// mips
module mips (
        input  wire        clk,
        input  wire        rst,
        input  wire [4:0]  ra3,
        input  wire [31:0] instr,
        input  wire [31:0] rd_dm,
        output wire        we_dm,
        output wire [31:0] pc_current,
        output wire [31:0] alu_out,
        output wire [31:0] wd_dm,
        output wire [31:0] rd3,
        output wire [31:0] wd_rf,
        output wire [4:0] rf_wa
    );
Settings: LEC_CHECK=0, ABC_AREA=1, CAP_MARGIN=20, CORE_MARGIN=2, CORE_UTILIZATION=71, CTS_CLUSTER_DIAMETER=366, CTS_CLUSTER_SIZE=100, PLACE_DENSITY=0.6, SETUP_SLACK_MARGIN=1.32, SLEW_MARGIN=20; clock period 4.48 ns.
run.sh (not shown) runs the stock make flow with config.mk's settings and CLKGATE_MAP_FILE=.
The first run stopped in global routing on GRT-0116.
Next try:
- ABC_AREA: 1 -> not set
- CORE_UTILIZATION: 71 -> 68
- CTS_CLUSTER_DIAMETER: 366 -> not set
- CTS_CLUSTER_SIZE: 100 -> 40
- SETUP_SLACK_MARGIN: 1.32 -> 4.65
- clock period: 4.48 -> 16.2 ns (I/O delays scaled with it)
Result: The new run did not get past global routing; area after synthesis goes down by a few percent; synthesized cell count goes down by well over a third; die size goes down slightly.
Next try:
- CORE_UTILIZATION: 68 -> 40
- CTS_CLUSTER_SIZE: 40 -> not set
- SETUP_SLACK_MARGIN: 4.65 -> 1.0
- clock period: 16.2 -> 20.0 ns (I/O delays scaled with it)
Effect: With this change the flow completed with no timing, DRC or antenna violations. Die area went up by well over a third. Area after synthesis does not change. Synthesized cell count is unchanged.
Next try:
- CORE_UTILIZATION: 40 -> 68
- CTS_CLUSTER_DIAMETER: not set -> 351
- CTS_CLUSTER_SIZE: not set -> 95
- TNS_END_PERCENT: not set -> 10
- clock period: 20.0 -> 11.6 ns (I/O delays scaled with it)
With this change the flow failed in global routing on GRT-0116; die size went down by well over a third; area after synthesis is unchanged; synthesized cell count stays the same.

Starting RTL as in the previous note.
## mips
module mips (
        input  wire        clk,
        input  wire        rst,
        input  wire [4:0]  ra3,
        input  wire [31:0] instr,
        input  wire [31:0] rd_dm,
        output wire        we_dm,
        output wire [31:0] pc_current,
        output wire [31:0] alu_out,
        output wire [31:0] wd_dm,
        output wire [31:0] rd3,
        output wire [31:0] wd_rf,
        output wire [4:0] rf_wa
    );
Settings: LEC_CHECK=0, ABC_AREA=1, CAP_MARGIN=5, CELL_PAD_IN_SITES_DETAIL_PLACEMENT=1, CORE_MARGIN=10, CORE_UTILIZATION=40, CTS_CLUSTER_DIAMETER=293, GPL_TIMING_DRIVEN=0, HOLD_SLACK_MARGIN=0.15, MAX_ROUTING_LAYER=met4, MIN_ROUTING_LAYER=met2, PLACE_DENSITY_LB_ADDON=0.06, SLEW_MARGIN=20; clock period 19.7 ns.
The first run stopped in global routing.
Next try:
ABC_AREA = unset   (was 1)
CAP_MARGIN = 20   (was 5)
CELL_PAD_IN_SITES_DETAIL_PLACEMENT = unset   (was 1)
CORE_MARGIN = 2   (was 10)
CORE_UTILIZATION = 65   (was 40)
CTS_CLUSTER_DIAMETER = 29   (was 293)
GPL_TIMING_DRIVEN = unset   (was 0)
HOLD_SLACK_MARGIN = unset   (was 0.15)
MIN_ROUTING_LAYER = unset   (was met2)
PLACE_DENSITY = 0.6   (was unset)
PLACE_DENSITY_LB_ADDON = unset   (was 0.06)
SETUP_SLACK_MARGIN = 3.91   (was unset)
clock period = 14.9 ns   (was 19.7 ns; I/O delays follow)
Effect:
- The changed run never finished: it broke off in global routing
- synthesized area drops by about 5%
- die area fell by about 45%
- synthesized cell count fell by 38%
Next try:
CORE_UTILIZATION = 21   (was 65)
CTS_CLUSTER_DIAMETER = unset   (was 29)
MAX_ROUTING_LAYER = unset   (was met4)
SETUP_SLACK_MARGIN = 1.0   (was 3.91)
clock period = 19.0 ns   (was 14.9 ns; I/O delays follow)
=>
- This time the run produced a clean layout
- area after synthesis is unchanged
- die area increases to 3.1 times its value
- synthesized cell count does not change

Starting RTL as in the previous note.
clock: 11.5 ns
lec_check: 0
cap_margin: 20
cell_pad_in_sites_global_placement: 0
core_aspect_ratio: 1.12
core_margin: 2
core_utilization: 72
gpl_timing_driven: 1
max_routing_layer: met4
place_density_lb_addon: 0.21
slew_margin: 25
tns_end_percent: 5
The first run never finished: it broke off in global routing (5_1_grt), error GRT-0116.
Rerun with:
Settings changed: CELL_PAD_IN_SITES_GLOBAL_PLACEMENT 0 to default, CORE_ASPECT_RATIO 1.12 to default, CORE_UTILIZATION 72 to 58, GPL_TIMING_DRIVEN 1 to default, MAX_ROUTING_LAYER met4 to default, PLACE_DENSITY from default to 0.6, PLACE_DENSITY_LB_ADDON 0.21 to default, SETUP_SLACK_MARGIN from default to 3.91, SLEW_MARGIN 25 to 20, TNS_END_PERCENT 5 to default.
Clock period 11.5 ns to 14.9 ns, I/O delays scaled along.
The changed run finished but failed the layout checks on negative setup slack.
Die area rose by 24%.
Synthesized area does not change.
Synthesized cell count does not change.
Rerun with:
Settings changed: CAP_MARGIN 20 to 10, CORE_UTILIZATION 58 to 71, CTS_CLUSTER_SIZE from default to 23, SETUP_SLACK_MARGIN 3.91 to -0.76.
Clock period 14.9 ns to 12.5 ns, I/O delays scaled along.
Effect: Now the flow ended with an error in global routing (5_1_grt). Die size drops by 18%. Area after synthesis does not change. Synthesized cell count stays the same.

mips again, from the RTL that the note above started with.
make LEC_CHECK=0 CAP_MARGIN=20 CELL_PAD_IN_SITES_GLOBAL_PLACEMENT=1 CORE_ASPECT_RATIO=1.12 CORE_MARGIN=2 CORE_UTILIZATION=63 CTS_CLUSTER_DIAMETER=97 GPL_TIMING_DRIVEN=1 MAX_ROUTING_LAYER=met4 SETUP_SLACK_MARGIN=2.58 SLEW_MARGIN=25 TNS_END_PERCENT=5 finish   # period 15.2 ns
The first run stopped in global routing (5_1_grt), error ODB-0269.
Change:
==> flow/config.mk (replaced) <==
export PLATFORM = sky130hd
export DESIGN_NAME = mips
export DESIGN_NICKNAME = mips
export VERILOG_FILES = /design/flow/design.v
export SDC_FILE = /design/flow/constraint.sdc
export NUM_CORES = 4
export LEC_CHECK = 0
export CAP_MARGIN = 20
export CELL_PAD_IN_SITES_GLOBAL_PLACEMENT = 3
export CORE_ASPECT_RATIO = 1.82
export CORE_MARGIN = 7
export CORE_UTILIZATION = 60
export GPL_ROUTABILITY_DRIVEN = 0
export GPL_TIMING_DRIVEN = 0
export HOLD_SLACK_MARGIN = 0.25
export MAX_ROUTING_LAYER = met4
export PLACE_DENSITY_LB_ADDON = 0.21
export SETUP_SLACK_MARGIN = -0.54
export SLEW_MARGIN = 40
export TNS_END_PERCENT = 5
Effect:
- With this change the flow failed in global placement without I/O (3_1_place_gp_skip_io) on FLW-0024
- die area goes up by 10%
- synthesized cell count is unchanged
- area after synthesis stays the same
Change:
==> flow/config.mk (replaced) <==
export PLATFORM = sky130hd
export DESIGN_NAME = mips
export DESIGN_NICKNAME = mips
export VERILOG_FILES = /design/flow/design.v
export SDC_FILE = /design/flow/constraint.sdc
export NUM_CORES = 4
export LEC_CHECK = 0
export CAP_MARGIN = 20
export CELL_PAD_IN_SITES_GLOBAL_PLACEMENT = 1
export CORE_ASPECT_RATIO = 1.12
export CORE_MARGIN = 2
export CORE_UTILIZATION = 58
export GPL_TIMING_DRIVEN = 1
export MAX_ROUTING_LAYER = met4
export PLACE_DENSITY_LB_ADDON = 0.21
export SETUP_SLACK_MARGIN = 2.58
export SLEW_MARGIN = 25
export TNS_END_PERCENT = 5
With this change the flow never finished: it broke off in global routing (5_1_grt), error ODB-0269.
Die area falls by 1.6%.
Synthesized area is unchanged.
Synthesized cell count does not change.
Change:
--- a/flow/config.mk
+++ b/flow/config.mk
@@ -12 +12 @@
-export CORE_UTILIZATION = 58
+export CORE_UTILIZATION = 65
@@ -15,2 +15,2 @@
-export PLACE_DENSITY_LB_ADDON = 0.21
-export SETUP_SLACK_MARGIN = 2.58
+export PLACE_DENSITY = 0.6
+export SETUP_SLACK_MARGIN = -1.07
The new run did not get past global routing (5_1_grt) with ODB-0269.
Die area came out lower by roughly a tenth.
Area after synthesis is unchanged.
Synthesized cell count is unchanged.

mips again, from the RTL that the note above started with.
export LEC_CHECK = 0
export ABC_AREA = 1
export CAP_MARGIN = 20
export CORE_MARGIN = 2
export CORE_UTILIZATION = 72
export CTS_CLUSTER_DIAMETER = 366
export CTS_CLUSTER_SIZE = 10
export PLACE_DENSITY = 0.6
export SETUP_SLACK_MARGIN = 1.32
export SLEW_MARGIN = 20
create_clock -name core_clock -period 4.48 [get_ports {clk}]
The baseline aborted during 5_1_grt on GRT-0116.
Next try:
==> flow/config.mk (replaced) <==
export PLATFORM = sky130hd
export DESIGN_NAME = mips
export DESIGN_NICKNAME = mips
export VERILOG_FILES = /design/flow/design.v
export SDC_FILE = /design/flow/constraint.sdc
export NUM_CORES = 4
export LEC_CHECK = 0
export CAP_MARGIN = 20
export CORE_MARGIN = 2
export CORE_UTILIZATION = 68
export CTS_CLUSTER_DIAMETER = 40
export PLACE_DENSITY = 0.6
export SETUP_SLACK_MARGIN = 4.75
export SLEW_MARGIN = 20
==> flow/constraint.sdc (replaced) <==
create_clock -name core_clock -period 16.2 [get_ports {clk}]
set_input_delay 3.2400 -clock core_clock [delete_from_list [all_inputs] [get_ports {clk}]]
set_output_delay 3.2400 -clock core_clock [all_outputs]
set_load 0.01 [all_outputs]
After rerunning: The changed run died in 5_1_grt; area after synthesis drops by a few percent; die size climbs slightly; synthesized cell count drops by well over a third.
Next try:
--- a/flow/config.mk
+++ b/flow/config.mk
@@ -8,7 +8,7 @@
 export CAP_MARGIN = 20
 export CORE_MARGIN = 2
-export CORE_UTILIZATION = 68
-export CTS_CLUSTER_DIAMETER = 40
+export CORE_UTILIZATION = 66
+export CTS_CLUSTER_DIAMETER = 29
 export PLACE_DENSITY = 0.6
-export SETUP_SLACK_MARGIN = 4.75
+export SETUP_SLACK_MARGIN = -1.04
 export SLEW_MARGIN = 20
==> flow/constraint.sdc (replaced) <==
create_clock -name core_clock -period 14.9 [get_ports {clk}]
set_input_delay 2.9800 -clock core_clock [delete_from_list [all_inputs] [get_ports {clk}]]
set_output_delay 2.9800 -clock core_clock [all_outputs]
set_load 0.01 [all_outputs]
Effect:
- The new run never finished: it broke off in 5_1_grt on GRT-0116
- synthesized cell count is unchanged
- area after synthesis is unchanged
- die area rose by a few percent

delta:
Starting RTL as in the previous note.
Settings: LEC_CHECK=0, CAP_MARGIN=20, CELL_PAD_IN_SITES_DETAIL_PLACEMENT=2, CELL_PAD_IN_SITES_GLOBAL_PLACEMENT=3, CORE_ASPECT_RATIO=0.7, CORE_MARGIN=7, CORE_UTILIZATION=60, CTS_CLUSTER_DIAMETER=384, CTS_CLUSTER_SIZE=35, GPL_ROUTABILITY_DRIVEN=0, GPL_TIMING_DRIVEN=0, MAX_ROUTING_LAYER=met5, PLACE_DENSITY=0.43, SETUP_SLACK_MARGIN=-0.54, SLEW_MARGIN=25, TNS_END_PERCENT=5; clock period 11.8 ns.
In the summary table, delta is marked failed, with error GPL-0301 raised in 3_1_place_gp_skip_io.
The inputs of epsilon differ from those of delta as listed below.
==> flow/config.mk <==
export PLATFORM = sky130hd
export DESIGN_NAME = mips
export DESIGN_NICKNAME = mips
export VERILOG_FILES = /design/flow/design.v
export SDC_FILE = /design/flow/constraint.sdc
export NUM_CORES = 4
export LEC_CHECK = 0
export CAP_MARGIN = 20
export CORE_MARGIN = 2
export CORE_UTILIZATION = 58
export PLACE_DENSITY = 0.6
export SETUP_SLACK_MARGIN = -0.96
export SLEW_MARGIN = 20
==> flow/constraint.sdc <==
create_clock -name core_clock -period 16.2 [get_ports {clk}]
set_input_delay 3.2400 -clock core_clock [delete_from_list [all_inputs] [get_ports {clk}]]
set_output_delay 3.2400 -clock core_clock [all_outputs]
set_load 0.01 [all_outputs]
### Flow results
epsilon finished all stages; layout check result: FAIL, due to negative setup slack.
Comparing epsilon against delta, there is no change at all in number of nets at floorplan.
Number of placement rows: epsilon and delta compared, lower one is delta
From epsilon to delta, proportion of register bits with asynchronous set or reset after synthesis did not move at all.
Height of the die, epsilon and delta: lower on delta
On basic-gate share of the synthesized area counting and, or, nand and nor cells, epsilon and delta are neck and neck.
Diff delta..epsilon | post-synthesis share of cell area spent on full adders, half adders and majority gates | unchanged
As far as synthesized area divided by synthesized cell count goes, delta and epsilon are indistinguishable; the numbers are identical.
Delta (epsilon minus delta): floorplan die area now smaller; initial standard-cell utilization of the core down 2.3 points.
For the die width, epsilon came in 16% lower than delta did.

Setup of the baseline:
mips again, from the RTL that the note above started with.
## mips
module mips (
        input  wire        clk,
        input  wire        rst,
        input  wire [4:0]  ra3,
        input  wire [31:0] instr,
        input  wire [31:0] rd_dm,
        output wire        we_dm,
        output wire [31:0] pc_current,
        output wire [31:0] alu_out,
        output wire [31:0] wd_dm,
        output wire [31:0] rd3,
        output wire [31:0] wd_rf,
        output wire [4:0] rf_wa
    );
export LEC_CHECK = 0
export CAP_MARGIN = 20
export CELL_PAD_IN_SITES_GLOBAL_PLACEMENT = 1
export CORE_ASPECT_RATIO = 1.12
export CORE_MARGIN = 2
export CORE_UTILIZATION = 58
export GPL_TIMING_DRIVEN = 1
export MAX_ROUTING_LAYER = met4
export PLACE_DENSITY = 0.6
export SETUP_SLACK_MARGIN = 2.58
export SLEW_MARGIN = 25
export TNS_END_PERCENT = 5
create_clock -name core_clock -period 10.6 [get_ports {clk}]
The baseline did not finish; a tool error ended it in global routing.
## Diff of input files: the candidate against the baseline
- a deleted TNS_END_PERCENT that had been 5
- a change of SLEW_MARGIN from 25 to 20
- a change of CORE_UTILIZATION from 58 to 40
- a change of SETUP_SLACK_MARGIN from 2.58 to 1.0
- a deleted MAX_ROUTING_LAYER that had been met4
- a deleted CELL_PAD_IN_SITES_GLOBAL_PLACEMENT that had been 1
- a deleted CORE_ASPECT_RATIO that had been 1.12
- a deleted GPL_TIMING_DRIVEN that had been 1
- a change of the clock period (ns, I/O delays scaled along) from 10.6 to 19.0
Results
Of the baseline and the candidate, just one finished clean: the candidate. Worst setup timing slack at the placement stage: the baseline and the candidate compared, higher one is the candidate. Diff the baseline -> the candidate | chip area | increase of 45%. Note that the number of gates resized after CTS recorded for the candidate amounts to 0.34 times the value seen in the baseline. Chip area estimate from yosys synthesis: the baseline vs the candidate identical. Looking only at number of buffers added by the clock tree synthesis step, and setting everything else aside, the lower value of the baseline and the candidate goes to the baseline.

Setup of run A:
Starting RTL as in the previous note.
clock: 15.2 ns
lec_check: 0
cap_margin: 20
cell_pad_in_sites_global_placement: 1
core_aspect_ratio: 1.12
core_margin: 2
core_utilization: 63
gpl_timing_driven: 1
max_routing_layer: met4
place_density: 0.64
setup_slack_margin: -1.07
slew_margin: 25
tns_end_percent: 5
The flow ended early for run A: it failed with a tool error in global routing (5_1_grt).
Input-level comparison between run B and run A:
# run A
export LEC_CHECK = 0
export CAP_MARGIN = 20
export CELL_PAD_IN_SITES_GLOBAL_PLACEMENT = 1
export CORE_ASPECT_RATIO = 1.12
export CORE_MARGIN = 2
export CORE_UTILIZATION = 63
export GPL_TIMING_DRIVEN = 1
export MAX_ROUTING_LAYER = met4
export PLACE_DENSITY = 0.64
export SETUP_SLACK_MARGIN = -1.07
export SLEW_MARGIN = 25
export TNS_END_PERCENT = 5
create_clock -name core_clock -period 15.2 [get_ports {clk}]
# run B
export LEC_CHECK = 0
export CAP_MARGIN = 10
export CELL_PAD_IN_SITES_GLOBAL_PLACEMENT = 0
export CORE_ASPECT_RATIO = 1.12
export CORE_MARGIN = 2
export CORE_UTILIZATION = 72
export GPL_TIMING_DRIVEN = 1
export MAX_ROUTING_LAYER = met4
export PLACE_DENSITY_LB_ADDON = 0.21
export SETUP_SLACK_MARGIN = -0.9
export SLEW_MARGIN = 25
export TNS_END_PERCENT = 5
create_clock -name core_clock -period 9.47 [get_ports {clk}]
### Flow results
- Run B: it failed during clock tree synthesis (4_1_cts), and the tool reported DPL-0033.
- Run A failed in global routing (5_1_grt) with ODB-0269.
- From run A to run B, multiplexer share of the synthesized area did not move at all.
- Going from run A to run B, routability congestion estimate picked up an extra about 18%; placement-stage cell area picked up an extra 5.7%.
